--- run.sh ---
#!/bin/bash
# the make line also repeats each setting of config.mk as NAME=value (left out here)
make -C /OpenROAD-flow-scripts/flow DESIGN_CONFIG=/design/flow/config.mk WORK_HOME=/design/flow/orfs CLKGATE_MAP_FILE= finish
--- config.mk ---
export PLATFORM = sky130hd
export DESIGN_NAME = cpu_top
export DESIGN_NICKNAME = cpu_top
export VERILOG_FILES = /design/flow/design.v
export SDC_FILE = /design/flow/constraint.sdc
export NUM_CORES = 4
export LEC_CHECK = 0
export ABC_AREA = 0
export CAP_MARGIN = 35
export CELL_PAD_IN_SITES_DETAIL_PLACEMENT = 0
export CORE_MARGIN = 2
export CORE_UTILIZATION = 49
export HOLD_SLACK_MARGIN = 0.09
export MAX_ROUTING_LAYER = met5
export PLACE_DENSITY = 0.43
export SETUP_SLACK_MARGIN = -0.96
export SLEW_MARGIN = 20
--- constraint.sdc ---
create_clock -name core_clock -period 12.7 [get_ports {clk}]
set_input_delay 2.5400 -clock core_clock [delete_from_list [all_inputs] [get_ports {clk}]]
set_output_delay 2.5400 -clock core_clock [all_outputs]
set_load 0.01 [all_outputs]
--- design.v ---
module PC(
    input [31:0]npc,
    input clk,
    input rst_n,
    input stall_PC,
    output [31:0]pc
);
reg rst_n_reg;
reg [31:0]pc_reg;
assign pc=pc_reg;
always@(posedge clk)
begin
    rst_n_reg<=rst_n;    
end
always@(posedge clk or negedge rst_n)
begin
    if(~rst_n)
    begin
        pc_reg <= 0;
    end
    else if(~rst_n_reg)
    begin
        pc_reg <=0;
    end
    else if(stall_PC)
    begin
        pc_reg<=pc_reg;
    end
    else
    begin
        pc_reg <= npc;
    end
end
endmodule
module NPC(
    input [31:0]pc,
    input [31:0]c,
    input npc_op,
    output [31:0]pc_4,
    output [31:0]npc
);
reg [31:0]pc_4_reg;
reg [31:0]npc_reg;
assign pc_4=pc_4_reg;
assign npc=npc_reg;
always@(*)
begin
    pc_4_reg=pc+4;
end
always@(*)
begin
    case (npc_op)
        1'b0:
        begin
            npc_reg=pc+4;
        end 
        1'b1:
        begin
            npc_reg=c;
        end
        default: npc_reg=pc+4;
    endcase
end
endmodule
module RF(
    input [31:0]wD,
    input rst_n,
    input [4:0]wR,
    input [4:0]rR1,
    input [4:0]rR2,
    input we,
    input clk,
    output [31:0]rD1,
    output [31:0]rD2,
    output wire [31:0]rdata_19
);
reg [31:0]dataReg[31:0];
assign rD1 = (rR1 == 5'b0)?32'b0:dataReg[rR1];
assign rD2 = (rR2 == 5'b0)?32'b0:dataReg[rR2];
assign rdata_19 = dataReg[19];
always @(posedge clk or negedge rst_n) 
begin
    if(!rst_n)
    begin
        dataReg[0]  <= 32'b0;
        dataReg[1]  <= 32'b0;
        dataReg[2]  <= 32'b0;
        dataReg[3]  <= 32'b0;
        dataReg[4]  <= 32'b0;
        dataReg[5]  <= 32'b0;
        dataReg[6]  <= 32'b0;
        dataReg[7]  <= 32'b0;
        dataReg[8]  <= 32'b0;
        dataReg[9]  <= 32'b0;
        dataReg[10] <= 32'b0;
        dataReg[11] <= 32'b0;
        dataReg[12] <= 32'b0;
        dataReg[13] <= 32'b0;
        dataReg[14] <= 32'b0;
        dataReg[15] <= 32'b0;
        dataReg[16] <= 32'b0;
        dataReg[17] <= 32'b0;
        dataReg[18] <= 32'b0;
        dataReg[19] <= 32'b0;
        dataReg[20] <= 32'b0;
        dataReg[21] <= 32'b0;
        dataReg[22] <= 32'b0;
        dataReg[23] <= 32'b0;
        dataReg[24] <= 32'b0;
        dataReg[25] <= 32'b0;
        dataReg[26] <= 32'b0;
        dataReg[27] <= 32'b0;
        dataReg[28] <= 32'b0;
        dataReg[29] <= 32'b0;
        dataReg[30] <= 32'b0;
        dataReg[31] <= 32'b0;
    end
    else if(we && wR<32)
    begin
        dataReg[wR]<=wD;    
    end    
end
endmodule
module SEXT(
    input [24:0]din,
    input [2:0]sext_op,
    output [31:0]ext
);
reg [31:0] ext_reg;
assign ext=ext_reg;
always@(*)
begin
    case (sext_op)
        3'b000: 
        begin
            ext_reg={{20{din[24]}},din[24:13]};
        end
        3'b001: 
        begin
            ext_reg={{20{din[24]}},din[24:18],din[4:0]};
        end
        3'b010: 
        begin
            ext_reg={din[24:5],{12{1'b0}}};
        end
        3'b011: 
        begin
            ext_reg={{12{din[24]}},din[12:5],din[13],din[23:14],1'b0};
        end
        3'b100:
        begin
            ext_reg={{20{din[24]}},din[0],din[23:18],din[4:1],1'b0};
        end
        default: 
            ext_reg={{7{1'b0}},din[24:0]};
    endcase
end
endmodule
module Control(
    input [31:0]inst,
    input breq,
    input brlt,
    output npc_op,
    output rf_we,
    output brun,
    output asel,
    output bsel,
    output [1:0]wbsel,
    output dram_we,
    output [3:0]alu_op,
    output [2:0]sext_op,
    output reg rR1_use,
    output reg rR2_use
);
wire [10:0] op;
reg npc_op_reg;
reg rf_we_reg;
reg asel_reg;
reg bsel_reg;
reg [1:0]wbsel_reg;
reg dram_we_reg;
reg [3:0]alu_op_reg;
reg [2:0]sext_op_reg;
assign npc_op=npc_op_reg;
assign rf_we=rf_we_reg;
assign asel=asel_reg;
assign bsel=bsel_reg;
assign wbsel=wbsel_reg;
assign dram_we=dram_we_reg;
assign alu_op=alu_op_reg;
assign sext_op=sext_op_reg;
assign op = {inst[30],inst[14:12],inst[6:0]};
always@(*)
begin
    case (op)
        11'b00001100111:
        begin
            npc_op_reg=1;
        end
        11'b10001100111:
        begin
            npc_op_reg=1;
        end
        11'b00001100011:
        begin
            if (breq==1) 
            begin
                npc_op_reg=1;    
            end
            else
            begin
                npc_op_reg=0;
            end
        end
        11'b10001100011:
        begin
            if (breq==1) 
            begin
                npc_op_reg=1;    
            end
            else
            begin
                npc_op_reg=0;
            end
        end
        11'b00011100011:
        begin
            if (breq==1) 
            begin
                npc_op_reg=0;    
            end
            else
            begin
                npc_op_reg=1;
            end
        end
        11'b10011100011:
        begin
            if (breq==1) 
            begin
                npc_op_reg=0;    
            end
            else
            begin
                npc_op_reg=1;
            end
        end
        11'b01001100011:
        begin
            if (brlt==1) 
            begin
                npc_op_reg=1;    
            end
            else
            begin
                npc_op_reg=0;
            end
        end
        11'b11001100011:
        begin
            if (brlt==1) 
            begin
                npc_op_reg=1;    
            end
            else
            begin
                npc_op_reg=0;
            end
        end
        11'b01011100011:
        begin
            if (brlt==1) 
            begin
                npc_op_reg=0;    
            end
            else
            begin
                npc_op_reg=1;
            end
        end
        11'b11011100011:
        begin
            if (brlt==1) 
            begin
                npc_op_reg=0;    
            end
            else
            begin
                npc_op_reg=1;
            end
        end
        default:
        begin
            case (op[6:0])
                7'b1101111: 
                begin
                    npc_op_reg=1;
                end
                default: npc_op_reg=0;
            endcase
        end
    endcase
end
always@(*)
begin
    sext_op_reg=0;
    case(op)
        11'b00000110011:
        begin
            alu_op_reg=0;
            rf_we_reg=1;
            asel_reg=1;
            bsel_reg=0;
            dram_we_reg=0;
            wbsel_reg=1;
            rR1_use=1;
            rR2_use=1;
        end
        11'b10000110011:
        begin
            alu_op_reg=1;
            rf_we_reg=1;
            asel_reg=1;
            bsel_reg=0;
            dram_we_reg=0;
            wbsel_reg=1;
            rR1_use=1;
            rR2_use=1;
        end
        11'b01110110011:
        begin
            alu_op_reg=2;
            rf_we_reg=1;
            asel_reg=1;
            bsel_reg=0;
            dram_we_reg=0;
            wbsel_reg=1;
            rR1_use=1;
            rR2_use=1;
        end
        11'b01100110011:
        begin
            alu_op_reg=3;
            rf_we_reg=1;
            asel_reg=1;
            bsel_reg=0;
            dram_we_reg=0;
            wbsel_reg=1;
            rR1_use=1;
            rR2_use=1;
        end
        11'b01000110011:
        begin
            alu_op_reg=4;
            rf_we_reg=1;
            asel_reg=1;
            bsel_reg=0;
            dram_we_reg=0;
            wbsel_reg=1;
            rR1_use=1;
            rR2_use=1;
        end
        11'b00010110011:
        begin
            alu_op_reg=5;
            rf_we_reg=1;
            asel_reg=1;
            bsel_reg=0;
            dram_we_reg=0;
            wbsel_reg=1;
            rR1_use=1;
            rR2_use=1;
        end
        11'b01010110011:
        begin
            alu_op_reg=6;
            rf_we_reg=1;
            asel_reg=1;
            bsel_reg=0;
            dram_we_reg=0;
            wbsel_reg=1;
            rR1_use=1;
            rR2_use=1;
        end
        11'b11010110011:
        begin
            alu_op_reg=7;
            rf_we_reg=1;
            asel_reg=1;
            bsel_reg=0;
            dram_we_reg=0;
            wbsel_reg=1;
            rR1_use=1;
            rR2_use=1;
        end
        11'b00000010011:
        begin
            alu_op_reg=0;
            sext_op_reg=0;
            rf_we_reg=1;
            asel_reg=1;
            bsel_reg=1;
            dram_we_reg=0;
            wbsel_reg=1;
            rR1_use=1;
            rR2_use=0;
        end
        11'b10000010011:
        begin
            alu_op_reg=0;
            sext_op_reg=0;
            rf_we_reg=1;
            asel_reg=1;
            bsel_reg=1;
            dram_we_reg=0;
            wbsel_reg=1;
            rR1_use=1;
            rR2_use=0;
        end
        11'b01110010011:
        begin
            alu_op_reg=2;
            sext_op_reg=0;
            rf_we_reg=1;
            asel_reg=1;
            bsel_reg=1;
            dram_we_reg=0;
            wbsel_reg=1;
            rR1_use=1;
            rR2_use=0;
        end
        11'b11110010011:
        begin
            alu_op_reg=2;
            sext_op_reg=0;
            rf_we_reg=1;
            asel_reg=1;
            bsel_reg=1;
            dram_we_reg=0;
            wbsel_reg=1;
            rR1_use=1;
            rR2_use=0;
        end
        11'b01100010011:
        begin
            alu_op_reg=3;
            sext_op_reg=0;
            rf_we_reg=1;
            asel_reg=1;
            bsel_reg=1;
            dram_we_reg=0;
            wbsel_reg=1;
            rR1_use=1;
            rR2_use=0;
        end
        11'b11100010011:
        begin
            alu_op_reg=3;
            sext_op_reg=0;
            rf_we_reg=1;
            asel_reg=1;
            bsel_reg=1;
            dram_we_reg=0;
            wbsel_reg=1;
            rR1_use=1;
            rR2_use=0;
        end
        11'b01000010011:
        begin
            alu_op_reg=4;
            sext_op_reg=0;
            rf_we_reg=1;
            asel_reg=1;
            bsel_reg=1;
            dram_we_reg=0;
            wbsel_reg=1;
            rR1_use=1;
            rR2_use=0;
        end
        11'b11000010011:
        begin
            alu_op_reg=4;
            sext_op_reg=0;
            rf_we_reg=1;
            asel_reg=1;
            bsel_reg=1;
            dram_we_reg=0;
            wbsel_reg=1;
            rR1_use=1;
            rR2_use=0;
        end
        11'b00010010011:
        begin
            alu_op_reg=5;
            sext_op_reg=0;
            rf_we_reg=1;
            asel_reg=1;
            bsel_reg=1;
            dram_we_reg=0;
            wbsel_reg=1;
            rR1_use=1;
            rR2_use=0;
        end
        11'b01010010011:
        begin
            alu_op_reg=6;
            sext_op_reg=0;
            rf_we_reg=1;
            asel_reg=1;
            bsel_reg=1;
            dram_we_reg=0;
            wbsel_reg=1;
            rR1_use=1;
            rR2_use=0;
        end
        11'b11010010011:
        begin
            alu_op_reg=7;
            sext_op_reg=0;
            rf_we_reg=1;
            asel_reg=1;
            bsel_reg=1;
            dram_we_reg=0;
            wbsel_reg=1;
            rR1_use=1;
            rR2_use=0;
        end
        11'b00100000011:
        begin
            alu_op_reg=0;
            sext_op_reg=0;
            rf_we_reg=1;
            asel_reg=1;
            bsel_reg=1;
            dram_we_reg=0;
            wbsel_reg=2;
            rR1_use=1;
            rR2_use=0;
        end
        11'b10100000011:
        begin
            alu_op_reg=0;
            sext_op_reg=0;
            rf_we_reg=1;
            asel_reg=1;
            bsel_reg=1;
            dram_we_reg=0;
            wbsel_reg=2;
            rR1_use=1;
            rR2_use=0;
        end
        11'b00001100111:
        begin
            alu_op_reg=0;
            sext_op_reg=0;
            rf_we_reg=1;
            asel_reg=1;
            bsel_reg=1;
            dram_we_reg=0;
            wbsel_reg=0;
            rR1_use=1;
            rR2_use=0;
        end
        11'b10001100111:
        begin
            alu_op_reg=0;
            sext_op_reg=0;
            rf_we_reg=1;
            asel_reg=1;
            bsel_reg=1;
            dram_we_reg=0;
            wbsel_reg=0;
            rR1_use=1;
            rR2_use=0;
        end
        11'b00100100011:
        begin
            alu_op_reg=0;
            sext_op_reg=1;
            rf_we_reg=0;
            asel_reg=1;
            bsel_reg=1;
            dram_we_reg=1;
            wbsel_reg=1;
            rR1_use=1;
            rR2_use=1;
        end
        11'b10100100011:
        begin
            alu_op_reg=0;
            sext_op_reg=1;
            rf_we_reg=0;
            asel_reg=1;
            bsel_reg=1;
            dram_we_reg=1;
            wbsel_reg=1;
            rR1_use=1;
            rR2_use=1;
        end
        11'b00001100011:
        begin
            alu_op_reg=0;
            sext_op_reg=4;
            rf_we_reg=0;
            asel_reg=0;
            bsel_reg=1;
            dram_we_reg=0;
            wbsel_reg=1;
            rR1_use=1;
            rR2_use=1;
        end
        11'b10001100011:
        begin
            alu_op_reg=0;
            sext_op_reg=4;
            rf_we_reg=0;
            asel_reg=0;
            bsel_reg=1;
            dram_we_reg=0;
            wbsel_reg=1;
            rR1_use=1;
            rR2_use=1;
        end
        11'b00011100011:
        begin
            alu_op_reg=0;
            sext_op_reg=4;
            rf_we_reg=0;
            asel_reg=0;
            bsel_reg=1;
            dram_we_reg=0;
            wbsel_reg=1;
            rR1_use=1;
            rR2_use=1;
        end
        11'b10011100011:
        begin
            alu_op_reg=0;
            sext_op_reg=4;
            rf_we_reg=0;
            asel_reg=0;
            bsel_reg=1;
            dram_we_reg=0;
            wbsel_reg=1;
            rR1_use=1;
            rR2_use=1;
        end
        11'b01001100011:
        begin
            alu_op_reg=0;
            sext_op_reg=4;
            rf_we_reg=0;
            asel_reg=0;
            bsel_reg=1;
            dram_we_reg=0;
            wbsel_reg=1;
            rR1_use=1;
            rR2_use=1;
        end
        11'b11001100011:
        begin
            alu_op_reg=0;
            sext_op_reg=4;
            rf_we_reg=0;
            asel_reg=0;
            bsel_reg=1;
            dram_we_reg=0;
            wbsel_reg=1;
            rR1_use=1;
            rR2_use=1;
        end
        11'b01011100011:
        begin
            alu_op_reg=0;
            sext_op_reg=4;
            rf_we_reg=0;
            asel_reg=0;
            bsel_reg=1;
            dram_we_reg=0;
            wbsel_reg=1;
            rR1_use=1;
            rR2_use=1;
        end
        11'b11011100011:
        begin
            alu_op_reg=0;
            sext_op_reg=4;
            rf_we_reg=0;
            asel_reg=0;
            bsel_reg=1;
            dram_we_reg=0;
            wbsel_reg=1;
            rR1_use=1;
            rR2_use=1;
        end
        default:
        begin
            case (op[6:0])
                7'b0110111: 
                begin
                    alu_op_reg=8;
                    sext_op_reg=2;
                    rf_we_reg=1;
                    asel_reg=0;
                    bsel_reg=1;
                    dram_we_reg=0;
                    wbsel_reg=1;
                    rR1_use=0;
                    rR2_use=0;
                end
                7'b1101111: 
                begin
                    alu_op_reg=0;
                    sext_op_reg=3;
                    rf_we_reg=1;
                    asel_reg=0;
                    bsel_reg=1;
                    dram_we_reg=0;
                    wbsel_reg=0;
                    rR1_use=0;
                    rR2_use=0;
                end
                default:
                begin
                    alu_op_reg=15;
                    sext_op_reg=0;
                    rf_we_reg=0;
                    asel_reg=1;
                    bsel_reg=0;
                    dram_we_reg=0;
                    wbsel_reg=1;
                    rR1_use=0;
                    rR2_use=0;
                end
            endcase
        end
    endcase
end
endmodule
module BC(
    input [31:0]a,
    input [31:0]b,
    input BrUn,
    output BrEq,
    output BrLt
);
reg BrEq_reg;
reg BrLt_reg;
assign BrEq = BrEq_reg;
assign BrLt = BrLt_reg;
always@(*)
begin
    if(a==b)
    begin
        BrEq_reg = 1;
        BrLt_reg = 0;
    end
    else if($signed(a)<$signed(b))
    begin
        BrLt_reg = 1;
        BrEq_reg = 0;
    end
    else
    begin
        BrEq_reg = 0;
        BrLt_reg = 0;
    end
end
endmodule
module ALU(
    input [31:0]a,
    input [31:0]b,
    input [3:0]op,
    output [31:0]c
);
reg [31:0]c_reg;
wire [4:0] shift;
assign c=c_reg;
assign shift = b[4:0];
always@(*)
begin
    case(op)
        4'b0000:
        begin
            c_reg=a+b;
        end
        4'b0001:
        begin
            c_reg=a-b;
        end
        4'b0010:
        begin
            c_reg=a&b;
        end
        4'b0011:
        begin
            c_reg=a|b;
        end
        4'b0100:
        begin
            c_reg=a^b;
        end
        4'b0101:
        begin
            case(shift)
                5'd00: c_reg = a;
                5'd01: c_reg = a << 01;
                5'd02: c_reg = a << 02;
                5'd03: c_reg = a << 03;
                5'd04: c_reg = a << 04;
                5'd05: c_reg = a << 05;
                5'd06: c_reg = a << 06;
                5'd07: c_reg = a << 07;
                5'd08: c_reg = a << 08;
                5'd09: c_reg = a << 09;
                5'd10: c_reg = a << 10;
                5'd11: c_reg = a << 11;
                5'd12: c_reg = a << 12;
                5'd13: c_reg = a << 13;
                5'd14: c_reg = a << 14;
                5'd15: c_reg = a << 15;
                5'd16: c_reg = a << 16;
                5'd17: c_reg = a << 17;
                5'd18: c_reg = a << 18;
                5'd19: c_reg = a << 19;
                5'd20: c_reg = a << 20;
                5'd21: c_reg = a << 21;
                5'd22: c_reg = a << 22;
                5'd23: c_reg = a << 23;
                5'd24: c_reg = a << 24;
                5'd25: c_reg = a << 25;
                5'd26: c_reg = a << 26;
                5'd27: c_reg = a << 27;
                5'd28: c_reg = a << 28;
                5'd29: c_reg = a << 29;
                5'd30: c_reg = a << 30;
                5'd31: c_reg = a << 31;
                default: c_reg = a;
            endcase
        end
        4'b0110:
        begin
            case(shift)
                5'd00: c_reg = a;
                5'd01: c_reg = a >> 01;
                5'd02: c_reg = a >> 02;
                5'd03: c_reg = a >> 03;
                5'd04: c_reg = a >> 04;
                5'd05: c_reg = a >> 05;
                5'd06: c_reg = a >> 06;
                5'd07: c_reg = a >> 07;
                5'd08: c_reg = a >> 08;
                5'd09: c_reg = a >> 09;
                5'd10: c_reg = a >> 10;
                5'd11: c_reg = a >> 11;
                5'd12: c_reg = a >> 12;
                5'd13: c_reg = a >> 13;
                5'd14: c_reg = a >> 14;
                5'd15: c_reg = a >> 15;
                5'd16: c_reg = a >> 16;
                5'd17: c_reg = a >> 17;
                5'd18: c_reg = a >> 18;
                5'd19: c_reg = a >> 19;
                5'd20: c_reg = a >> 20;
                5'd21: c_reg = a >> 21;
                5'd22: c_reg = a >> 22;
                5'd23: c_reg = a >> 23;
                5'd24: c_reg = a >> 24;
                5'd25: c_reg = a >> 25;
                5'd26: c_reg = a >> 26;
                5'd27: c_reg = a >> 27;
                5'd28: c_reg = a >> 28;
                5'd29: c_reg = a >> 29;
                5'd30: c_reg = a >> 30;
                5'd31: c_reg = a >> 31;
                default: c_reg = a;
            endcase
        end
        4'b0111:
        begin
            case(shift)
                5'd00: c_reg = a;
                5'd01: c_reg = $signed(a) >>> 01;
                5'd02: c_reg = $signed(a) >>> 02;
                5'd03: c_reg = $signed(a) >>> 03;
                5'd04: c_reg = $signed(a) >>> 04;
                5'd05: c_reg = $signed(a) >>> 05;
                5'd06: c_reg = $signed(a) >>> 06;
                5'd07: c_reg = $signed(a) >>> 07;
                5'd08: c_reg = $signed(a) >>> 08;
                5'd09: c_reg = $signed(a) >>> 09;
                5'd10: c_reg = $signed(a) >>> 10;
                5'd11: c_reg = $signed(a) >>> 11;
                5'd12: c_reg = $signed(a) >>> 12;
                5'd13: c_reg = $signed(a) >>> 13;
                5'd14: c_reg = $signed(a) >>> 14;
                5'd15: c_reg = $signed(a) >>> 15;
                5'd16: c_reg = $signed(a) >>> 16;
                5'd17: c_reg = $signed(a) >>> 17;
                5'd18: c_reg = $signed(a) >>> 18;
                5'd19: c_reg = $signed(a) >>> 19;
                5'd20: c_reg = $signed(a) >>> 20;
                5'd21: c_reg = $signed(a) >>> 21;
                5'd22: c_reg = $signed(a) >>> 22;
                5'd23: c_reg = $signed(a) >>> 23;
                5'd24: c_reg = $signed(a) >>> 24;
                5'd25: c_reg = $signed(a) >>> 25;
                5'd26: c_reg = $signed(a) >>> 26;
                5'd27: c_reg = $signed(a) >>> 27;
                5'd28: c_reg = $signed(a) >>> 28;
                5'd29: c_reg = $signed(a) >>> 29;
                5'd30: c_reg = $signed(a) >>> 30;
                5'd31: c_reg = $signed(a) >>> 31;
                default: c_reg = a;
            endcase
        end
        4'b1000:
        begin
            c_reg=b;
        end
        default:c_reg=a;
    endcase
end
endmodule
module hazard_ctrl(
    input   [4:0] wR_EX,
    input   [4:0] wR_MEM,
    input   [4:0] wR_WB,
    input   rf_we_EX,
    input   rf_we_MEM,
    input   rf_we_WB,
    input   [4:0] rR1_ID,
    input   [4:0] rR2_ID,
    input   rR1_use,
    input   rR2_use,
    input   [31:0] pc4_EX,
    input   [31:0] c_EX,
    input   [31:0] wD_MEM,
    input   [31:0] wD_WB,
    input   [1:0] WBsel_EX,
    input   npc_op_EX,
    output  reg [31:0] rD1_fw,
    output  reg [31:0] rD2_fw,
    output  rD1_fw_op,
    output  rD2_fw_op,
    output  reg stall_PC,
    output  reg stall_IF_ID,
    output  reg flush_IF_ID,
    output  reg flush_ID_EX
);
wire [31:0] wD_EX = (WBsel_EX==0)?pc4_EX:c_EX;
wire r1_wb_hazard_EX,r1_wb_hazard_MEM,r1_wb_hazard_WB;
wire r2_wb_hazard_EX,r2_wb_hazard_MEM,r2_wb_hazard_WB;
assign rD1_fw_op=((r1_wb_hazard_EX&(WBsel_EX!=1))|r1_wb_hazard_MEM|r1_wb_hazard_WB);
assign rD2_fw_op=((r2_wb_hazard_EX&(WBsel_EX!=1))|r2_wb_hazard_MEM|r2_wb_hazard_WB);
assign r1_wb_hazard_EX = ((wR_EX==rR1_ID)&rf_we_EX&rR1_use&(wR_EX!=5'b0));
assign r1_wb_hazard_MEM= ((wR_MEM==rR1_ID)&rf_we_MEM&rR1_use&(wR_MEM!=5'b0));
assign r1_wb_hazard_WB = ((wR_WB==rR1_ID)&rf_we_WB&rR1_use&(wR_WB!=5'b0));
assign r2_wb_hazard_EX = ((wR_EX==rR2_ID)&rf_we_EX&rR2_use&(wR_EX!=5'b0));
assign r2_wb_hazard_MEM= ((wR_MEM==rR2_ID)&rf_we_MEM&rR2_use&(wR_MEM!=5'b0));
assign r2_wb_hazard_WB = ((wR_WB==rR2_ID)&rf_we_WB&rR2_use&(wR_WB!=5'b0));
always@(*)
begin
    if(r1_wb_hazard_EX) rD1_fw=wD_EX;
    else if(r1_wb_hazard_MEM) rD1_fw=wD_MEM;
    else if(r1_wb_hazard_WB) rD1_fw=wD_WB;
    else    rD1_fw=0;
end
always@(*)
begin
    if(r2_wb_hazard_EX) rD2_fw=wD_EX;
    else if(r2_wb_hazard_MEM) rD2_fw=wD_MEM;
    else if(r2_wb_hazard_WB) rD2_fw=wD_WB;
    else    rD2_fw=0;
end
wire load_hazard = ((r1_wb_hazard_EX | r2_wb_hazard_EX)&(WBsel_EX==1));
always@(*)
begin
    if(load_hazard) stall_PC=1;
    else    stall_PC=0;
end
always@(*)
begin
    if(load_hazard) stall_IF_ID=1;
    else    stall_IF_ID=0;
end
wire ctrl_hazard = npc_op_EX;
always@(*)
begin
    if(ctrl_hazard) flush_IF_ID=1;
    else    flush_IF_ID=0;
end
always@(*)
begin
    if(ctrl_hazard) flush_ID_EX=1;
    else if(load_hazard)    flush_ID_EX=1;
    else    flush_ID_EX=0;
end
endmodule
module Reg_IF_ID(
    input   clk,
    input   rst_n,
    input   [31:0]inst_IF,
    input   [31:0]pc_IF,
    input   [31:0]pc4_IF,
    input   stall_IF_ID,
    input   flush_IF_ID,
    output  reg [31:0]inst_ID,
    output  reg [31:0]pc_ID,
    output  reg [31:0]pc4_ID
);
always@(posedge clk or negedge rst_n)
begin
    if(~rst_n)
    begin
        inst_ID<=0;
    end
    else if(flush_IF_ID)
    begin
        inst_ID<=0;
    end
    else if(stall_IF_ID)
    begin
        inst_ID<=inst_ID;
    end
    else
    begin
        inst_ID<=inst_IF;
    end
end
always@(posedge clk or negedge rst_n)
begin
    if(~rst_n)
    begin
        pc_ID<=0;
    end
    else if(flush_IF_ID)
    begin
        pc_ID<=0;
    end
    else if(stall_IF_ID)
    begin
        pc_ID<=pc_ID;
    end
    else
    begin
        pc_ID<=pc_IF;
    end
end
always@(posedge clk or negedge rst_n)
begin
    if(~rst_n)
    begin
        pc4_ID<=0;
    end
    else if(flush_IF_ID)
    begin
        pc4_ID<=0;
    end
    else if(stall_IF_ID)
    begin
        pc4_ID<=pc4_ID;
    end
    else
    begin
        pc4_ID<=pc4_IF;
    end
end
endmodule
module Reg_ID_EX(
    input   clk,
    input   rst_n,
    input   [31:0]pc_ID,
    input   [31:0]pc4_ID,
    input   [31:0]rD1_ID,
    input   [31:0]rD2_ID,
    input   [31:0]ext_ID,
    input   [4:0]wR_ID,
    input   Bsel_ID,
    input   Asel_ID,
    input   [3:0]Alu_op_ID,
    input   RF_we_ID,
    input   Dram_we_ID,
    input   [1:0]WBsel_ID,
    input   npc_op_ID,
    input   flush_ID_EX,
    input   [31:0]rD1_fw,
    input   [31:0]rD2_fw,
    input   rD1_fw_op,
    input   rD2_fw_op,
    output  reg [31:0]pc_EX,
    output  reg [31:0]pc4_EX,
    output  reg [31:0]rD1_EX,
    output  reg [31:0]rD2_EX,
    output  reg [31:0]ext_EX,
    output  reg [4:0]wR_EX,
    output  reg Bsel_EX,
    output  reg Asel_EX,
    output  reg [3:0]Alu_op_EX,
    output  reg RF_we_EX,
    output  reg Dram_we_EX,
    output  reg [1:0]WBsel_EX,
    output  reg npc_op_EX
);
always@(posedge clk or negedge rst_n)
begin
    if(~rst_n)
    begin
        npc_op_EX<=0;
    end
    else
    begin
        npc_op_EX<=npc_op_ID;
    end
end
always@(posedge clk or negedge rst_n)
begin
    if(~rst_n)
    begin
        WBsel_EX<=0;
    end
    else if(flush_ID_EX)
    begin
        WBsel_EX<=0;
    end
    else
    begin
        WBsel_EX<=WBsel_ID;
    end
end
always@(posedge clk or negedge rst_n)
begin
    if(~rst_n)
    begin
        Dram_we_EX<=0;
    end
    else if(flush_ID_EX)
    begin
        Dram_we_EX<=0;
    end
    else
    begin
        Dram_we_EX<=Dram_we_ID;
    end
end
always@(posedge clk or negedge rst_n)
begin
    if(~rst_n)
    begin
        RF_we_EX<=0;
    end
    else if(flush_ID_EX)
    begin
        RF_we_EX<=0;
    end
    else
    begin
        RF_we_EX<=RF_we_ID;
    end
end
always@(posedge clk or negedge rst_n)
begin
    if(~rst_n)
    begin
        Alu_op_EX<=0;
    end
    else if(flush_ID_EX)
    begin
        Alu_op_EX<=0;
    end
    else
    begin
        Alu_op_EX<=Alu_op_ID;
    end
end
always@(posedge clk or negedge rst_n)
begin
    if(~rst_n)
    begin
        Asel_EX<=0;
    end
    else
    begin
        Asel_EX<=Asel_ID;
    end
end
always@(posedge clk or negedge rst_n)
begin
    if(~rst_n)
    begin
        Bsel_EX<=0;
    end
    else
    begin
        Bsel_EX<=Bsel_ID;
    end
end
always@(posedge clk or negedge rst_n)
begin
    if(~rst_n)
    begin
        wR_EX<=0;
    end
    else
    begin
        wR_EX<=wR_ID;
    end
end
always@(posedge clk or negedge rst_n)
begin
    if(~rst_n)
    begin
        pc_EX<=0;
    end
    else
    begin
        pc_EX<=pc_ID;
    end
end
always@(posedge clk or negedge rst_n)
begin
    if(~rst_n)
    begin
        pc4_EX<=0;
    end
    else
    begin
        pc4_EX<=pc4_ID;
    end
end
always@(posedge clk or negedge rst_n)
begin
    if(~rst_n)
    begin
        rD1_EX<=0;
    end
    else if(rD1_fw_op)
    begin
        rD1_EX<=rD1_fw;
    end
    else
    begin
        rD1_EX<=rD1_ID;
    end
end
always@(posedge clk or negedge rst_n)
begin
    if(~rst_n)
    begin
        rD2_EX<=0;
    end
    else if(rD2_fw_op)
    begin
        rD2_EX<=rD2_fw;
    end
    else
    begin
        rD2_EX<=rD2_ID;
    end
end
always@(posedge clk or negedge rst_n)
begin
    if(~rst_n)
    begin
        ext_EX<=0;
    end
    else
    begin
        ext_EX<=ext_ID;
    end
end
endmodule
module Reg_EX_MEM(
    input   clk,
    input   rst_n,
    input   [31:0]pc4_EX,
    input   [31:0]c_EX,
    input   [31:0]rD2_EX,
    input   [4:0]wR_EX,
    input   RF_we_EX,
    input   Dram_we_EX,
    input   [1:0]WBsel_EX,
    output  reg [31:0] pc4_MEM,
    output  reg [31:0] c_MEM,
    output  reg [31:0] rD2_MEM,
    output  reg [4:0] wR_MEM,
    output  reg RF_we_MEM,
    output  reg Dram_we_MEM,
    output  reg [1:0] WBsel_MEM
);
always@(posedge clk or negedge rst_n)
begin
    if(~rst_n)
    begin
        rD2_MEM<=0;
    end
    else
    begin
        rD2_MEM<=rD2_EX;
    end
end
always@(posedge clk or negedge rst_n)
begin
    if(~rst_n)
    begin
        pc4_MEM<=0;
    end
    else
    begin
        pc4_MEM<=pc4_EX;
    end
end
always@(posedge clk or negedge rst_n)
begin
    if(~rst_n)
    begin
        c_MEM<=0;
    end
    else
    begin
        c_MEM<=c_EX;
    end
end
always@(posedge clk or negedge rst_n)
begin
    if(~rst_n)
    begin
        wR_MEM<=0;
    end
    else
    begin
        wR_MEM<=wR_EX;
    end
end
always@(posedge clk or negedge rst_n)
begin
    if(~rst_n)
    begin
        RF_we_MEM<=0;
    end
    else
    begin
        RF_we_MEM<=RF_we_EX;
    end
end
always@(posedge clk or negedge rst_n)
begin
    if(~rst_n)
    begin
        Dram_we_MEM<=0;
    end
    else
    begin
        Dram_we_MEM<=Dram_we_EX;
    end
end
always@(posedge clk or negedge rst_n)
begin
    if(~rst_n)
    begin
        WBsel_MEM<=0;
    end
    else
    begin
        WBsel_MEM<=WBsel_EX;
    end
end
endmodule
module Reg_MEM_WB(
    input   clk,
    input   rst_n,
    input   [31:0]RF_wd_MEM,
    input   [4:0]wR_MEM,
    input   RF_we_MEM,
    output  reg [31:0] RF_wd_WB,
    output  reg [4:0] wR_WB,
    output  reg RF_we_WB
);
always@(posedge clk or negedge rst_n)
begin
    if(~rst_n)
    begin
        RF_wd_WB<=0;
    end
    else
    begin
        RF_wd_WB<=RF_wd_MEM;
    end
end
always@(posedge clk or negedge rst_n)
begin
    if(~rst_n)
    begin
        wR_WB<=0;
    end
    else
    begin
        wR_WB<=wR_MEM;
    end
end
always@(posedge clk or negedge rst_n)
begin
    if(~rst_n)
    begin
        RF_we_WB<=0;
    end
    else
    begin
        RF_we_WB<=RF_we_MEM;
    end
end
endmodule
module cpu_top(
    input wire clk,
    input wire rst_n,
    input wire [31:0] rData,
    input wire [31:0] inst,
    output wire [31:0] pc,
    output wire [31:0] display,
    output wire [31:0] addr,
    output wire [31:0] wData,
    output wire wen,
    output wire [31:0] rdata_19
);
wire [31:0] rdata_19_out;
assign rdata_19 = rdata_19_out;
assign display = inst;
wire [31:0] npc;
wire npc_op;
wire [31:0] pc_4;
wire [2:0] sext_op;
wire [31:0] ext;
wire rf_we;
wire [31:0] regData_1;
wire [31:0] regData_2;
wire [31:0] regData_wb;
wire brun;
wire breq;
wire brlt;
wire bsel;
wire asel;
wire [31:0] alu_a;
wire [31:0] alu_b;
wire [31:0] alu_c;
wire [3:0] alu_op;
wire dram_we;
wire [31:0] dram_rd;
wire [1:0] wbsel;
assign alu_a = (Asel_EX_con==1)?rD1_EX_con:pc_EX_con;
assign alu_b = (Bsel_EX_con==1)?ext_EX_con:rD2_EX_con;
assign regData_wb = (WBsel_MEM_con==0)?pc4_MEM_con:((WBsel_MEM_con==1)?c_MEM_con:dram_rd);
assign addr=c_MEM_con;
assign wData=rD2_MEM_con;
assign wen = Dram_we_MEM_con;
assign dram_rd=rData;
wire [31:0]inst_ID_con;
wire [31:0]pc_ID_con,pc_EX_con;
wire [31:0]pc4_ID_con,pc4_EX_con,pc4_MEM_con;
wire [31:0]rD1_EX_con,rD2_EX_con,rD2_MEM_con;
wire [31:0]ext_EX_con;
wire [4:0]wR_EX_con,wR_MEM_con,wR_WB_con;
wire Asel_EX_con,Bsel_EX_con;
wire [3:0]Alu_op_EX_con;
wire RF_we_EX_con,RF_we_MEM_con,RF_we_WB_con;
wire Dram_we_EX_con,Dram_we_MEM_con;
wire [1:0]WBsel_EX_con,WBsel_MEM_con;
wire [31:0]c_MEM_con;
wire [31:0]RF_wd_WB_con;
wire [31:0]rD1_fw_con,rD2_fw_con;
wire stall_PC_con,stall_IF_ID_con;
wire flush_IF_ID_con,flush_ID_EX_con;
wire rD1_fw_op_con,rD2_fw_op_con;
wire rR1_use_con,rR2_use_con;
wire npc_op_EX_con;
hazard_ctrl U_hazard_ctrl(
    .wR_EX(wR_EX_con),
    .wR_MEM(wR_MEM_con),
    .wR_WB(wR_WB_con),
    .rf_we_EX(RF_we_EX_con),
    .rf_we_MEM(RF_we_MEM_con),
    .rf_we_WB(RF_we_WB_con),
    .rR1_ID(inst_ID_con[19:15]),
    .rR2_ID(inst_ID_con[24:20]),
    .pc4_EX(pc4_EX_con),
    .c_EX(alu_c),
    .wD_MEM(regData_wb),
    .wD_WB(RF_wd_WB_con),
    .WBsel_EX(WBsel_EX_con),
    .npc_op_EX(npc_op_EX_con),
    .rR1_use(rR1_use_con),
    .rR2_use(rR2_use_con),
    .rD1_fw(rD1_fw_con),
    .rD2_fw(rD2_fw_con),
    .rD1_fw_op(rD1_fw_op_con),
    .rD2_fw_op(rD2_fw_op_con),
    .stall_PC(stall_PC_con),
    .stall_IF_ID(stall_IF_ID_con),
    .flush_IF_ID(flush_IF_ID_con),
    .flush_ID_EX(flush_ID_EX_con)
);
NPC npcImpl(
    .pc(pc),
    .c(alu_c),
    .npc_op(npc_op_EX_con),
    .pc_4(pc_4),
    .npc(npc)
);
PC pcImpl(
    .pc(pc),
    .clk(clk),
    .rst_n(rst_n),
    .stall_PC(stall_PC_con),
    .npc(npc)
);
Reg_IF_ID U_Reg_IF_ID(
    .clk(clk),
    .rst_n(rst_n),
    .inst_IF(inst),
    .pc_IF(pc),
    .pc4_IF(pc_4),
    .stall_IF_ID(stall_IF_ID_con),
    .flush_IF_ID(flush_IF_ID_con),
    .inst_ID(inst_ID_con),
    .pc_ID(pc_ID_con),
    .pc4_ID(pc4_ID_con)
);
RF rfImpl(
    .wD(RF_wd_WB_con),
    .wR(wR_WB_con),
    .rR1(inst_ID_con[19:15]),
    .rR2(inst_ID_con[24:20]),
    .we(RF_we_WB_con),
    .clk(clk),
    .rst_n(rst_n),
    .rD1(regData_1),
    .rD2(regData_2),
    .rdata_19(rdata_19_out)
);
SEXT sextImpl(
    .din(inst_ID_con[31:7]),
    .sext_op(sext_op),
    .ext(ext)
);
Reg_ID_EX U_Reg_ID_EX(
    .clk(clk),
    .rst_n(rst_n),
    .pc_ID(pc_ID_con),
    .pc4_ID(pc4_ID_con),
    .rD1_ID(regData_1),
    .rD2_ID(regData_2),
    .ext_ID(ext),
    .wR_ID(inst_ID_con[11:7]),
    .Bsel_ID(bsel),
    .Asel_ID(asel),
    .Alu_op_ID(alu_op),
    .RF_we_ID(rf_we),
    .Dram_we_ID(dram_we),
    .WBsel_ID(wbsel),
    .npc_op_ID(npc_op),
    .flush_ID_EX(flush_ID_EX_con),
    .rD1_fw(rD1_fw_con),
    .rD2_fw(rD2_fw_con),
    .rD1_fw_op(rD1_fw_op_con),
    .rD2_fw_op(rD2_fw_op_con),
    .npc_op_EX(npc_op_EX_con),
    .pc_EX(pc_EX_con),
    .pc4_EX(pc4_EX_con),
    .rD1_EX(rD1_EX_con),
    .rD2_EX(rD2_EX_con),
    .ext_EX(ext_EX_con),
    .wR_EX(wR_EX_con),
    .Bsel_EX(Bsel_EX_con),
    .Asel_EX(Asel_EX_con),
    .Alu_op_EX(Alu_op_EX_con),
    .RF_we_EX(RF_we_EX_con),
    .Dram_we_EX(Dram_we_EX_con),
    .WBsel_EX(WBsel_EX_con)
);
BC bcImpl(
    .a(regData_1),
    .b(regData_2),
    .BrUn(brun),
    .BrEq(breq),
    .BrLt(brlt)
);
ALU aluImpl(
    .a(alu_a),
    .b(alu_b),
    .op(Alu_op_EX_con),
    .c(alu_c)
);
Reg_EX_MEM U_Reg_EX_MEM(
    .clk(clk),
    .rst_n(rst_n),
    .pc4_EX(pc4_EX_con),
    .c_EX(alu_c),
    .rD2_EX(rD2_EX_con),
    .wR_EX(wR_EX_con),
    .RF_we_EX(RF_we_EX_con),
    .Dram_we_EX(Dram_we_EX_con),
    .WBsel_EX(WBsel_EX_con),
    .pc4_MEM(pc4_MEM_con),
    .c_MEM(c_MEM_con),
    .rD2_MEM(rD2_MEM_con),
    .wR_MEM(wR_MEM_con),
    .RF_we_MEM(RF_we_MEM_con),
    .Dram_we_MEM(Dram_we_MEM_con),
    .WBsel_MEM(WBsel_MEM_con)
);
Reg_MEM_WB U_Reg_MEM_WB(
    .clk(clk),
    .rst_n(rst_n),
    .RF_wd_MEM(regData_wb),
    .wR_MEM(wR_MEM_con),
    .RF_we_MEM(RF_we_MEM_con),
    .RF_wd_WB(RF_wd_WB_con),
    .wR_WB(wR_WB_con),
    .RF_we_WB(RF_we_WB_con)
);
Control controlImpl(
    .inst(inst_ID_con),
    .breq(breq),
    .brlt(brlt),
    .npc_op(npc_op),
    .rf_we(rf_we),
    .brun(brun),
    .asel(asel),
    .bsel(bsel),
    .wbsel(wbsel),
    .dram_we(dram_we),
    .alu_op(alu_op),
    .sext_op(sext_op),
    .rR1_use(rR1_use_con),
    .rR2_use(rR2_use_con)
);
endmodule
==> results of run 1 <==
## routing by layer
layer	track usage, %	vias up	share of wire (%)
li1	-	29800	-
met1	63.5	39800	32
met2	76.3	8808	39
met3	32.3	3648	16
met4	52.4	48	13
met5	3.85	-	0.20
## final cells by class
type	count	area [sq um]	area share, %
multi-input cells	5430	41300	44.7
clock inverters	69	976	1.06
diodes	53	133	0.144
inverters	103	392	0.424
well taps	2175	2720	2.94
clock buffers	219	4540	4.92
flip-flops and latches	1441	36100	39.0
repair buffers	646	6230	6.74
## through the flow
stage / total power [mW] / hold WS, ns
floorplan: 5.32 / 0.331
global placement: 5.91 / 0.342
detailed placement: 5.93 / 0.342
CTS: 10.8 / 0.345
global route: 11.1 / 0.370
finish: 10.9 / 0.350
==> run summary, run 1 <==
Flow results follow.

The sum of negative setup slack is 0 ns. The detailed-route via count is 82.0k. In this run, flip-flops and latches consume 43.9% of the power. Once placement completed, the tool counted placed cells totaling 9756.

The average wire per standard cell is 47.9 um. The post-synthesis cell type with the largest combined area is sky130_fd_sc_hd__dfrtp_1. The end-of-flow timing check tallies setup violations at 0. The internal power consumption is 7.83 mW.

The arrival time of the worst setup path is 7.79 ns. In the final layout, the fill cell count is 14.1k. The maximum vdd ir drop is 0.154 mV. The wire length of the first global-routing pass is 660 mm. The worst setup path startpoint is U_Reg_IF_ID.inst_ID[20].

The slew at the pin with the worst max-slew slack is 1.30 ns. The power report lists the combinational group at 1.17 mW. The number of top-level pins is 227. The die extent in x is 408 um.

In this run the power density over the cells is 118 nW/um^2. The xor and xnor fraction of the mapped netlist area is 1.04%. Clock tree synthesis found a total of 1441 sinks. The core utilization before placement is 49.3%. The number of synthesis warnings is 13. RePlAce ended its routability-driven mode at a weighted congestion of 1.13.

The share of the clock period used by the worst path after layout is 55.9%. For this design the static power due to leakage is 41.3 nW. The biggest cell delay along the critical path is 0.66 ns.

The number of DRC violations after detailed-routing iteration 0 is 17.1k. The clock skew after layout is 0.0621 ns. The aggregate routed wire length is 486 mm. The area share of and-or/or-and cells after synthesis is 21.9%.

Yosys reports that the most numerous cell types are sky130_fd_sc_hd__dfrtp_1, sky130_fd_sc_hd__mux2_2, sky130_fd_sc_hd__a22oi_1. Power attributed to the clock group is 4.95 mW. In this run the worst hold path is classified as reg2reg. For reference, full adder, half adder and majority cells occupy 2.10% of the area reported after synthesis.

STA shows the worst min-delay path finishing at U_Reg_ID_EX.pc_EX[18]. Grouping stages by cell kind, the critical path spends the most delay in simple AND/OR/NAND/NOR gates. The most common flop cell mapped by yosys is sky130_fd_sc_hd__dfrtp_1. Synthesis inferred 1441 register bits. Across all checked pins, the minimum headroom to the slew limit is 13.4%.

The heaviest power group is the clock network. The vias per cell is 8.09. The synthesized netlist net count is 7972. The post-synthesis instance area is 80200 sq um. The area fraction in and, or, nand and nor cells is 9.72%. Summed over all layers, the global routing overflow is 0. The launch point of the worst min-delay path is recorded as U_Reg_IF_ID.pc_ID[18]. The count of buffer and inverter cells on the critical path is 4. The standard cell core area is 163000 sq um. The type of element launching the critical path is a register. The clock passes through at most 3 buffers. CTS added clock buffers totalling 157. By area the synthesized netlist is led by sky130_fd_sc_hd__dfrtp_1, sky130_fd_sc_hd__mux2_2, sky130_fd_sc_hd__a22oi_1, sky130_fd_sc_hd__nand2_1, sky130_fd_sc_hd__clkbuf_1. The via count of the first global-routing pass is 77.4k.

Derived from the worst setup path, the maximum achievable clock frequency is 141 MHz. Setup repair after global routing left no endpoint under its margin. In the CTS report, the clock slew at the register clock pins of the worst setup and hold paths is listed as 0.06 ns. The type of element capturing the critical path is a register. The cell at the slowest stage of the critical path is sky130_fd_sc_hd__buf_4. Multiplexer cells account for 15.6% of the synthesized area. The biggest fanout along the worst timing path is 25. Max-slew check failures listed in the final report amount to 0. The finished layout reports a core utilization of 56.8%. Looking at the power breakdown, combinational cells take 10.7% of the total. The final report lists a non-filler cell total of 10.1k. The number of setup buffers added after CTS is 0. After technology mapping, the gate count stands at 7772.

Averaged over all synthesized cells, the footprint is 10.3 sq um. In this run the tools logged warnings totalling 85. The chip area from the yosys synthesis statistics is 80200 sq um.

The placement row count is 148. The area of all placed cells without fillers is 92400 sq um. Post-CTS repair ended up resizing 0 cells. In this run the critical register-to-register path is launched from U_Reg_IF_ID.inst_ID[20]. The worst setup slack before clock tree synthesis is 5.94 ns. The total die size is 167000 sq um. Entering global routing, the biggest net connects 175 pins.

The class of the most critical setup path is reg2reg. After layout, the minimum clock period comes to 7.10 ns. The number of standard cells reported by yosys is 7772.

The cell with the most instances after synthesis is sky130_fd_sc_hd__dfrtp_1. The clock share of power is 45.4%. For reference, the critical path cell chain is buf_4, buf_4, or3b_2, nor2_4, buf_4, a22oi_1, nand4_1, nor2_1, a22oi_1, inv_1, ha_1, nand2_1, nor3_1, nand2_1, nor4_1, nor2_1, a32o_1, a211oi_1, nand3_1.

The clock root buffer master is sky130_fd_sc_hd__clkbuf_16. The proportion of register bits with asynchronous set or reset after synthesis is 99.9%. The detailed-router iteration count before antenna repair is 17. The net count of the finished layout is 7979. The initial antenna violation count is 59. The number of buffer cells added on primary ports is 226. In this run the number of H-tree levels came out at 4. The number of enable-type register cells in the synthesized netlist is 0. The DRC violations left is 0. The fraction of power spent switching nets is 28.2%. The flow measured a signed area growth from synthesis to layout of 15.3%. The number of nets with antenna violations after detailed routing is 0.

The cts-stage hold buffer count is 0. STA puts the critical path data required time at 13.39 ns. The final timing report lists a hold violation count of 0. Note, the detailed placer reported a final HPWL of 299 mm. The count of cell instances traversed by the critical path is 19.

After layout, the worst setup slack is 5.60 ns. Once placement finished, the instance area stood at 86000 sq um. The net switching power figure is 3.08 mW. The depth of the worst register-to-register path is 19. Total global-route track usage over all layers is 57.1%. The post-synthesis sequential area ratio is 45.0%. The cell that appears most often on the critical path is sky130_fd_sc_hd__buf_4. The dominant non-sequential cell family after synthesis is AND-OR/OR-AND gates. The fraction of synthesized cell area taken by the top area cell type is 44.9%. The clock insertion delay at the later pin of the skew report is 0.86 ns. Measured along the y axis, the die boundary spans 408 um.

In this run, power in flip-flops and latches comes to 4.78 mW. In this run the register-to-register setup slack is 5.60 ns. The number of cells on the worst hold path is 0.

The run finished with no timing, DRC or antenna violations. The total of max-cap violations is 0. The count of unique library cells instantiated by Yosys is 112. The most critical setup path has its endpoint at U_Reg_ID_EX.npc_op_EX. The CTS tree is built. For the worst reg-to-reg path, the endpoint reported by OpenROAD is U_Reg_ID_EX.npc_op_EX.
==> inputs of run 2 (changes only) <==
ABC_AREA = unset   (was 0)
CAP_MARGIN = 20   (was 35)
CELL_PAD_IN_SITES_DETAIL_PLACEMENT = unset   (was 0)
CORE_UTILIZATION = 40   (was 49)
HOLD_SLACK_MARGIN = unset   (was 0.09)
MAX_ROUTING_LAYER = unset   (was met5)
PLACE_DENSITY = 0.38   (was 0.43)
SETUP_SLACK_MARGIN = 1.88   (was -0.96)
clock period = 8.05 ns   (was 12.7 ns; I/O delays follow)
==> run 2 against run 1 <==
Still clean; routed wire length increased by 7.1%; die size up 22%; cell count is 5.9% higher; flip-flop count unchanged; global-route usage shrank 7.1 points; worst hold slack improved by 0.010 ns; clock-buffer cell count up 19; non-clock buffer count grew 104; critical path depth fell by 5; combinational power grew 62%; critical path type unchanged; largest cell class unchanged; largest power group unchanged.
==> run summary, run 2 <==
Flow results follow.

The path class of the tightest hold or removal check is reg2reg. The final hold violation count recorded for this run is 0. Across all checked pins, the minimum headroom to the slew limit is 8.64%. The fraction of power spent switching nets is 28.6%.

The aggregate routed wire length is 520 mm. In this run, power in flip-flops and latches comes to 7.57 mW. The number of failing setup endpoints in the final timing report is 0.

The count of unique library cells instantiated by Yosys is 112. Per the timing report, the achievable frequency comes out to 157 MHz. In this run the standard cell core region covers 199000 sq um.

Of the total power, registers draw 43.6%. The total overflow left after global routing is 0. The report lists the number of standard-cell rows as 164. The number of buffer cells added on primary ports is 226. The die extent in x is 452 um. The proportion of register bits with asynchronous set or reset after synthesis is 99.9%. The internal portion of the total power is 12.4 mW. The count of buffer and inverter cells on the critical path is 2. The first routing iteration left 14.3k violations.

The synthesis stats list as the most numerous cell sky130_fd_sc_hd__dfrtp_1. The floorplan report gives the top-level pin count as 227. The type of element capturing the critical path is a register. The count of cell instances traversed by the critical path is 14. Walking the worst path, the cells encountered are mux2_2, inv_1, ha_1, buf_4, or2_2, nor2_1, o2111a_1, o211ai_2, o21ai_1, o41ai_1, nand3_1, o22a_1, mux2i_1, o221ai_1. Per the synthesis report, the adder-cell share of the synthesized area is 2.10%. The power report lists the combinational group at 1.89 mW. The worst hold path terminates at U_Reg_EX_MEM.Dram_we_MEM. TritonCTS built the clock tree. The maximum vdd ir drop is 0.222 mV. Looking at hold timing, the worst path starts from U_Reg_ID_EX.Dram_we_EX. The number of standard cells reported by yosys is 7772. The type of element launching the critical path is a register. In this run, CTS created clock tree buffers numbering 163. The share of the clock period used by the worst path after layout is 79.2%.

The class of the most critical setup path is reg2reg. For the clock group, total power comes out at 7.93 mW. The combinational fraction of design power is 10.9%. The power density over the cells is 185 nW/um^2. The largest single stage delay on the critical path is 1.19 ns. The commonest cells after synthesis are sky130_fd_sc_hd__dfrtp_1, sky130_fd_sc_hd__mux2_2, sky130_fd_sc_hd__a22oi_1. According to the timing report, the arrival time at the worst endpoint equals 7.01 ns. The most common flop cell mapped by yosys is sky130_fd_sc_hd__dfrtp_1. OpenSTA lists the critical path endpoint as U_Reg_ID_EX.rD1_EX[23].

In the log, the iteration count for the first detailed-route pass is 10. The top cell family by delay on the critical path is AND-OR/OR-AND gates. The mux contribution to synthesized area is 15.6%. The net switching power figure is 4.97 mW. The maximum clock path buffer count is 3.

The synthesis stat section lists a flop and latch total of 1441. Hold analysis shows the worst path with a depth of 0. The total half-perimeter wirelength after legalization and detailed placement is 335 mm. For this block, the via count after detailed routing is 80.5k.

The cts-stage hold buffer count is 0. Measured in cells, the most critical reg-to-reg path has a length of 14. In this run the remaining antenna-violating nets after routing total 0. The die covers 204000 sq um. After synthesis the cells add up to 80200 sq um. Per the synthesis report, the AND-OR/OR-AND share of the synthesized area is 21.9%. The number of cells produced by synthesis is 7772. The finished design was reported to have a net count of 8089. Per the run summary, max-cap violations total 0. Ranked by total cell area, the synthesized netlist is headed by sky130_fd_sc_hd__dfrtp_1, sky130_fd_sc_hd__mux2_2, sky130_fd_sc_hd__a22oi_1, sky130_fd_sc_hd__nand2_1, sky130_fd_sc_hd__clkbuf_1. By area, the combinational part of the netlist is dominated by AND-OR/OR-AND gates. The shortest clock period the worst path allows after layout is 6.37 ns. Setup repair after global routing left no endpoint under its margin. Summing over the stages, the warning tally comes to 93. The vias per cell is 7.50. The standby leakage power is 41.8 nW.

At floorplan, the net count of the design was reported as 7972. Per the synthesis report, the single largest cell type by area occupies 44.9% of cell area. Entering global routing, the biggest net connects 159 pins.

The post-synthesis cell type with the largest combined area is sky130_fd_sc_hd__dfrtp_1. The growth of design area from synthesis to finish is 17.1%. For reference, the clock transition at the flip-flops on the worst setup and hold paths is 0.06 ns. The first global-routing pass estimated 698 mm of wire. The tally of filler cells in the layout is 18.8k. Clock tree synthesis found a total of 1441 sinks.

The xor and xnor fraction of the mapped netlist area is 1.04%. The worst setup path startpoint is U_Reg_ID_EX.Bsel_EX. The biggest fanout along the worst timing path is 16. In the final run the clock tree shows a worst skew of 0.0962 ns. The chip area from the yosys synthesis statistics is 80200 sq um. The final layout reports a setup TNS of 0 ns. During synthesis, Yosys emitted a total of 13 warnings. The post-synthesis sequential area ratio is 45.0%. The number of enable-type register cells in the synthesized netlist is 0. The flow reports that the clock network draws 45.6% of the design power. The script logs the mean routed wire length per placed instance as 48.4 um. TritonRoute reported its final design rule violation total as 0. The H-tree was split into 4 levels. The final report gives the core utilization as 47.1%.

The critical register-to-register path startpoint is U_Reg_ID_EX.Bsel_EX. The global routing usage summed across all routing layers is 50.0%. The required time at the endpoint of the critical path is 8.69 ns. The last weighted congestion value of the routability-driven placer is 1.09.

The average instance area after synthesis is 10.3 sq um. The vertical die dimension is 452 um. The area fraction in and, or, nand and nor cells is 9.72%. The slew at the pin with the worst max-slew slack is 1.34 ns.

The via count of the first global-routing pass came to 76.3k. The register-to-register setup slack is 1.68 ns. As reported, the later end of the worst-skew pair has a clock insertion delay of 0.87 ns. The initial antenna violation count came to 63. The run finished with no timing, DRC or antenna violations. The cell at the slowest stage of the critical path is sky130_fd_sc_hd__o41ai_1. The core utilization before placement is 40.2%. Max-slew check failures listed in the final report amount to 0.

The capture instance of the worst register-to-register path is U_Reg_ID_EX.rD1_EX[23]. The clock root buffer master is sky130_fd_sc_hd__clkbuf_16. The heaviest power group is the clock network.
## run 2: cell type report
type	instances	area [sq um]	area share (%)
antenna	63	158	0.168
clock buffer	238	4780	5.10
clock inverter	58	841	0.896
inverter	103	392	0.417
multi-input combinational	5430	41600	44.3
sequential	1441	36100	38.5
tap	2656	3320	3.54
timing repair buffer	750	6700	7.14
## run 2: repair_timing
item                       CTS  global route
resized                     13            33
setup endpoints to repair   50            49
pin swaps                    7            19
setup buffers               18            73
## run 2: per-layer routing
metal / vias up / GRT usage [%] / wire (um) / share of wire (%)
met2: 7260 / 71.3 / 216000 / 42
met1: 40500 / 57.2 / 180000 / 35
met5: - / 0.303 / 285 / 0.055
li1: 30000 / - / - / -
met3: 2770 / 21.1 / 65800 / 13
met4: 36 / 44.1 / 58500 / 11
## run 2: metrics by stage
| step | total power [mW] | cells | cell area (sq um) | hold WS, ns | setup WS [ns] |
|---|---|---|---|---|---|
| after CTS | 17.2 | 10600 | 92600 | 0.364 | 1.88 |
| after global placement | 9.43 | 10300 | 86700 | 0.353 | 1.26 |
| after global routing | 17.7 | 10700 | 93700 | 0.373 | 1.86 |
| after detailed placement | 9.42 | 10300 | 86700 | 0.349 | 1.21 |
| after floorplan | 8.39 | 7772 | 80200 | 0.331 | 2.91 |
| final | 17.4 | 10700 | 93900 | 0.360 | 1.68 |
==> inputs of run 3 (changes only) <==
CTS_CLUSTER_SIZE = 92   (was unset)
SETUP_SLACK_MARGIN = -0.12   (was 1.88)
clock period = 4.12 ns   (was 8.05 ns; I/O delays follow)
==> run 3 against run 2 <==
The layout now fails its checks (setup timing); via count up 10%; combinational power rose to 2.8 times the previous value; utilization up 8.4 points; clock-buffer cell count down 20; register-to-register slack worse by 2.6 ns; maximum frequency up 26%; sequential power up 94%; synthesized cell count unchanged; clock skew down 0.030 ns; die size unchanged; critical path depth up 4; sequential share of layout area down 5.8 points; largest cell class unchanged.
==> run summary, run 3 <==
Flow results follow.

The number of cells on the worst hold path is 0. The via count of the first global-routing pass is 85.3k. The clock sink count is 1441. The power consumed by combinational cells is 5.38 mW. The synthesized netlist devotes 1.04% of its cell area to XOR and XNOR gates. The worst setup path is captured at a register. Summing all non-filler instances in the final layout gives an area of 111000 sq um.

The cell at the slowest stage of the critical path is sky130_fd_sc_hd__a221oi_4. The cell-mix breakdown from Yosys lists the adder-cell area share as 2.10%. The total half-perimeter wirelength after legalization and detailed placement is 398 mm.

The synthesized netlist has a Yosys-reported chip area of 80200 sq um. Synthesis instantiated 112 different standard cells from the library. The post-synthesis instance area is 80200 sq um. Yosys reported a register bit count of 1441. The area share of and-or/or-and cells after synthesis is 21.9%. The total of max-cap violations is 0. Once placement completed, the tool counted placed cells totaling 11.7k. At floorplan, the net count of the design was reported as 7972.

The number of failing setup endpoints in the final timing report is 123. The largest single stage delay on the critical path is 0.70 ns. Per the post-route antenna check, the number of violating nets is 0. Dividing total power by cell area gives a power density of 321 nW/um^2. The total die size is 204000 sq um.

The routed design shows a wire length per standard cell of 46.9 um. The power after layout is 35.5 mW. Clock-pin slew was measured on the worst setup and hold paths at 0.06 ns. The tree is rooted in a sky130_fd_sc_hd__clkbuf_16. The path category of the worst min-delay check is reg2reg. The count of buffer and inverter cells on the critical path is 4. For the worst setup path, the data arrival time is 5.77 ns. The critical register-to-register path startpoint is U_Reg_ID_EX.Bsel_EX. The number of buffers added by the clock tree synthesis step is 161.

The heaviest power group is the clock network. In this build the clock could be raised as far as 197 MHz. The dominant non-sequential cell family after synthesis is AND-OR/OR-AND gates. In this run, the number of DRC markers left after iteration 0 of detailed routing was 15.8k.

After routing, the total negative slack on setup checks comes to -50.19 ns. OpenSTA, run right after detailed placement, puts the worst setup slack at -1.18 ns. The fraction of power spent switching nets is 29.1%. The standard cell core area is 199000 sq um. Cell internal power was estimated by the tool at 25.2 mW. The capture instance of the worst register-to-register path is U_Reg_ID_EX.rD1_EX[11]. The H-tree depth is 4.

Among all cell types in the netlist, the one instantiated most often is sky130_fd_sc_hd__dfrtp_1. Cells fill 55.5% of the core in the end. The initial antenna violation count is 65. The signal on the critical path passes through buf_6, buf_12, mux2i_4, buf_6, and3_4, ha_4, mux2_4, ha_4, a21o_1, a211o_1, o21ai_2, buf_4, o21ai_4, xor2_2, a221oi_4, o211ai_1, mux2_4, a221o_1. The proportion of register bits with asynchronous set or reset after synthesis is 99.9%.

The most common flop cell mapped by yosys is sky130_fd_sc_hd__dfrtp_1. The placement row count is 164. For this design, Yosys synthesis ends with a cell count of 7772. In this run the most critical hold path is launched from U_Reg_ID_EX.Dram_we_EX. The share of the clock period used by the worst path after layout is 123%. Per report_power, the combinational group accounts for 15.2% of the total. Across the VDD grid, the largest voltage drop is 0.490 mV. Per the skew report, the later register of the worst-skew pair sees a clock latency of 0.90 ns.

The number of top-level pins is 227. The power in sequential cells is 14.7 mW. Summing over the stages, the warning tally comes to 69.

The floorplan step records an initial core utilization of 40.2%. Per the synthesis report, the dominant area consumer among library cells is sky130_fd_sc_hd__dfrtp_1. Yosys reports the multiplexer fraction of the synthesized area as 15.6%. STA classifies the critical path startpoint as a register.

The depth of the worst register-to-register path is 18. The power report attributes to the sequential group a share of 41.5%. The power report puts the net switching power at 10.3 mW. The aggregate routed wire length is 570 mm. After global routing the overflow that remains totals 0. The vertical die dimension is 452 um. The most critical setup path has its endpoint at U_Reg_ID_EX.rD1_EX[11]. The number of slew-limit violations in the final report is 0. The critical path maximum fanout is 5. The largest net degree at the start of global routing is 98. For this run, the register share of the synthesized area comes to 45.0%. The class of the most critical setup path is reg2reg. The worst-case setup margin in the final layout is -0.953 ns. For reference, simple AND, OR, NAND and NOR cells occupy 9.72% of the area reported after synthesis. At the end of routability-driven placement, the weighted congestion stood at 1.15. The timing report gives the worst reg2reg path a setup slack of -0.95 ns.

TritonCTS built the clock tree. Across all checked pins, the minimum headroom to the slew limit is 12.5%. The global routing usage summed across all routing layers is 55.2%.

The first TritonRoute pass finished after 11 iterations. After synthesis, the mean cell area works out to 10.3 sq um. The number of cells produced by synthesis is 7772. The timing report lists the critical path depth as 18 cells. The end of the worst hold path is U_Reg_EX_MEM.Dram_we_MEM. The maximum clock path buffer count is 3. The routed layout has 88.7k vias. The flow ran to the end, but the layout failed its checks. The area growth from synthesis to layout is 38.0%. According to the timing report, the data required time at the worst endpoint equals 4.82 ns. The total clock network power is 15.4 mW. The vias per cell is 7.29. In the synthesized netlist, the cells that appear most often are sky130_fd_sc_hd__dfrtp_1, sky130_fd_sc_hd__mux2_2, sky130_fd_sc_hd__a22oi_1. The clock share of power is 43.3%. The first global-routing pass estimated 766 mm of wire. The DRC violations left is 0. On the critical path the largest part of the delay comes from AND-OR/OR-AND gates.

During placement, the flow inserted port buffers numbering 226. For this design the static power due to leakage is 50.3 nW. According to the timing report, the critical path is launched from U_Reg_ID_EX.Bsel_EX. The synthesized design contains 0 enable-type register cells.

The violated checks flagged are setup timing. The final timing report derives a shortest allowable period of 5.07 ns. The slew at the pin with the worst max-slew slack is 1.31 ns.

In the final run the clock tree shows a worst skew of 0.0660 ns. The count of cells in the finished layout, fillers not included, comes to 12.2k. The area fraction of the largest cell type after synthesis is 44.9%. The placed instances occupy a cell area of 101000 sq um. The final hold violation count recorded for this run is 0. After the last flow step, the layout net total stands at 9525. Setup repair after global routing could not meet its margin everywhere. The worst hold slack across all endpoints is 0.353 ns.

The die extent in x is 452 um. The main area contributors are sky130_fd_sc_hd__dfrtp_1, sky130_fd_sc_hd__mux2_2, sky130_fd_sc_hd__a22oi_1, sky130_fd_sc_hd__nand2_1, sky130_fd_sc_hd__clkbuf_1. The number of synthesis warnings is 13.
run 3: timing repair:
action                     CTS  global route
hold endpoints to repair    27             0
gates resized              507           176
cloned                       1             0
setup endpoints to repair  124           123
hold buffers                 1             0
buffers inserted           112            48
pin swaps                  195           119
run 3: metal layers:
metal  routed length (um)  vias up  global-route usage [%]
li1                     -    32900                       -
met1               186000    43800                    59.7
met2               229000     8436                    76.2
met3                80000     3499                    27.5
met4                74600       38                    55.7
met5                  304        -                   0.513
run 3: area by class of cell:
cell class | count | area (sq um)
repair buffers | 2188 | 21200
diodes | 55 | 138
inverters | 103 | 414
multi-input cells | 5430 | 44000
well taps | 2656 | 3320
fillers | 17500 | 88800
clock inverters | 66 | 893
flip-flops and latches | 1441 | 36100
clock buffers | 218 | 4580
Power and IR drop assume default switching activity.
